job 8973:
## MIPS
module MIPS(
    input [15:0] data_in,
    input clk,
    input interrupt,
    input reset,
    output [15:0] data_out,
    output [15:0] pm_addr,
    input [31:0] pm_rdata,
    output dm_en,
    output dm_we,
    output [15:0] dm_addr,
    output [15:0] dm_wdata,
    input [15:0] dm_rdata
    );
Settings: LEC_CHECK=0, CAP_MARGIN=20, CORE_MARGIN=2, CORE_UTILIZATION=57, CTS_CLUSTER_SIZE=51, SLEW_MARGIN=20; clock period 6.33 ns.
run.sh (not shown) runs the stock make flow with config.mk's settings and CLKGATE_MAP_FILE=.
Job 8973 completed end to end; final checks failed (negative setup slack).
Edits applied to the flow inputs when going from job 8973 to job 2352:
# job 8973
export LEC_CHECK = 0
export CAP_MARGIN = 20
export CORE_MARGIN = 2
export CORE_UTILIZATION = 57
export CTS_CLUSTER_SIZE = 51
export SLEW_MARGIN = 20
create_clock -name core_clock -period 6.33 [get_ports {clk}]
# job 2352
export LEC_CHECK = 0
export CAP_MARGIN = 5
export CELL_PAD_IN_SITES_DETAIL_PLACEMENT = 0
export CELL_PAD_IN_SITES_GLOBAL_PLACEMENT = 1
export CORE_MARGIN = 2
export CORE_UTILIZATION = 61
export CTS_CLUSTER_DIAMETER = 205
export GPL_ROUTABILITY_DRIVEN = 0
export GPL_TIMING_DRIVEN = 1
export SETUP_SLACK_MARGIN = 1.25
export SLEW_MARGIN = 20
create_clock -name core_clock -period 6.41 [get_ports {clk}]
Results
Final checks on job 2352, whose flow otherwise completed, came back failing, citing negative setup slack. The global-route wire length before repair in job 2352 was lower than what job 8973 gave. Lower met2 layer usage reported by global route was reported by job 2352, not job 8973. Number of antenna violations at the first check in global routing: job 2352 > job 8973. Internal portion of total power: job 2352 vs job 8973 down about 2%. Looking only at post-route worst hold slack, and setting everything else aside, the lower value of job 2352 and job 8973 goes to job 2352. Die: job 2352 smaller than job 8973. Cmp job 2352 vs job 8973: worst stage delay on the critical path higher in job 2352. Compared to job 8973, the router laid down less metal wire for job 2352.
Relative to job 2352, the following input files were edited for job 9248:
# job 2352
export LEC_CHECK = 0
export CAP_MARGIN = 5
export CELL_PAD_IN_SITES_DETAIL_PLACEMENT = 0
export CELL_PAD_IN_SITES_GLOBAL_PLACEMENT = 1
export CORE_MARGIN = 2
export CORE_UTILIZATION = 61
export CTS_CLUSTER_DIAMETER = 205
export GPL_ROUTABILITY_DRIVEN = 0
export GPL_TIMING_DRIVEN = 1
export SETUP_SLACK_MARGIN = 1.25
export SLEW_MARGIN = 20
create_clock -name core_clock -period 6.41 [get_ports {clk}]
# job 9248
export LEC_CHECK = 0
export CAP_MARGIN = 5
export CELL_PAD_IN_SITES_DETAIL_PLACEMENT = 1
export CORE_ASPECT_RATIO = 0.77
export CORE_MARGIN = 5
export CORE_UTILIZATION = 40
export GPL_ROUTABILITY_DRIVEN = 0
export GPL_TIMING_DRIVEN = 1
export HOLD_SLACK_MARGIN = 0.26
export PLACE_DENSITY = 0.37
export SETUP_SLACK_MARGIN = 1.17
export SLEW_MARGIN = 30
export TNS_END_PERCENT = 15
create_clock -name core_clock -period 9.32 [get_ports {clk}]
--- outcome ---
Going from job 2352 to job 9248, total power consumption of the routed design saw a decrease; number of tap cells added at floorplan saw an increase.
Job 9248 finished end to end and its layout was clean on timing, DRC and antenna.
What the final checks of job 2352 revealed, after a flow that finished every stage, was a layout that fails on negative setup slack.
Relative to job 2352, the fraction of met1 tracks used by global routing of job 9248 is lower by 11 points.
[compare] base=job 2352 new=job 9248: full die area higher; die outline width +about 40%.
What job 1155 does differently from job 9248 at the input level:
# job 9248
export LEC_CHECK = 0
export CAP_MARGIN = 5
export CELL_PAD_IN_SITES_DETAIL_PLACEMENT = 1
export CORE_ASPECT_RATIO = 0.77
export CORE_MARGIN = 5
export CORE_UTILIZATION = 40
export GPL_ROUTABILITY_DRIVEN = 0
export GPL_TIMING_DRIVEN = 1
export HOLD_SLACK_MARGIN = 0.26
export PLACE_DENSITY = 0.37
export SETUP_SLACK_MARGIN = 1.17
export SLEW_MARGIN = 30
export TNS_END_PERCENT = 15
create_clock -name core_clock -period 9.32 [get_ports {clk}]
# job 1155
export LEC_CHECK = 0
export ABC_AREA = 1
export CAP_MARGIN = 20
export CORE_MARGIN = 2
export CORE_UTILIZATION = 69
export CTS_CLUSTER_SIZE = 93
export PLACE_DENSITY = 0.42
export SLEW_MARGIN = 20
create_clock -name core_clock -period 6.94 [get_ports {clk}]
Notes after the runs:
Final cell area excluding filler cells (job 1155 over job 9248): decrease, about 2.8%. Job 9248 → job 1155: number of buffer and inverter stages on the critical path shrank by 2; utilization higher. Going from job 9248 to job 1155, chip area decreased about 44%; buffering overhead moved up. Looking at critical path endpoint, the pm_addr[10] result is from job 9248; the pm_addr[15] one comes from job 1155. Number of gates on the worst path with buffers counted went up by more than a quarter going from job 9248 to job 1155. In job 1155 the fraction of power consumed by the clock network turned out 1.2 points lower than in job 9248. When the final numbers for job 9248 and job 1155 were put side by side, the sequential share of layout area turned out to be smaller in job 9248. Taking job 9248 as the reference, in job 1155 core utilization before placement shows an increase of 30 points, simple-gate share of the synthesized area went up by 3.3 points.
Here is what was changed in the inputs of job 175 compared with job 1155.
# job 1155
export LEC_CHECK = 0
export ABC_AREA = 1
export CAP_MARGIN = 20
export CORE_MARGIN = 2
export CORE_UTILIZATION = 69
export CTS_CLUSTER_SIZE = 93
export PLACE_DENSITY = 0.42
export SLEW_MARGIN = 20
create_clock -name core_clock -period 6.94 [get_ports {clk}]
# job 175
export LEC_CHECK = 0
export CAP_MARGIN = 20
export CORE_MARGIN = 2
export CORE_UTILIZATION = 10
export PLACE_DENSITY = 0.6
export SLEW_MARGIN = 20
create_clock -name core_clock -period 18.6 [get_ports {clk}]
==> comparison <==
- Job 175 ended up with a higher number of distinct library cell variants in the gate-level netlist after synthesis than job 1155 did.
- Setup slack delta (job 175 − job 1155): favourable
- For synthesized cell count, dividing the value from job 175 by the value from job 1155 gives 0.822.
- When the final numbers for job 175 and job 1155 were put side by side, the non-clock inverter total of the final layout turned out to be greater in job 1155.
- When the final numbers for job 175 and job 1155 were put side by side, the sequential share of layout area turned out to be greater in job 1155.
- Sort job 175 and job 1155 by first-pass GRT wire length desc -> top: job 175
- Aggregate routed wire length, job 175 vs job 1155: up by more than 10%
- Compared with job 1155, in job 175 layout buffer count excluding clock buffers went down by 34%, final total power went down by 64%, final-layout clock buffer total went up by 2.
- Looking at die extent in x, job 175 sits above job 1155.
Input changes introduced in job 6562 (baseline for comparison: job 175):
# job 175
export LEC_CHECK = 0
export CAP_MARGIN = 20
export CORE_MARGIN = 2
export CORE_UTILIZATION = 10
export PLACE_DENSITY = 0.6
export SLEW_MARGIN = 20
create_clock -name core_clock -period 18.6 [get_ports {clk}]
# job 6562
export LEC_CHECK = 0
export CAP_MARGIN = 40
export CELL_PAD_IN_SITES_DETAIL_PLACEMENT = 0
export CELL_PAD_IN_SITES_GLOBAL_PLACEMENT = 1
export CORE_MARGIN = 2
export CORE_UTILIZATION = 55
export CTS_CLUSTER_DIAMETER = 205
export GPL_ROUTABILITY_DRIVEN = 0
export GPL_TIMING_DRIVEN = 1
export SLEW_MARGIN = 20
create_clock -name core_clock -period 6.41 [get_ports {clk}]
Job 6562 — number of iterations in the first detailed-routing pass 6 higher, job 175 as reference
In the metrics for job 6562 and job 175, the one carrying the lower hold slack is job 6562.
Row fraction of the cycle the final worst path needs: job 6562 higher / job 175 lower
Job 6562 completed end to end; final checks failed (negative setup slack).
Cmp job 6562 and job 175 / die area / higher: job 175
Power and IR drop assume default switching activity.
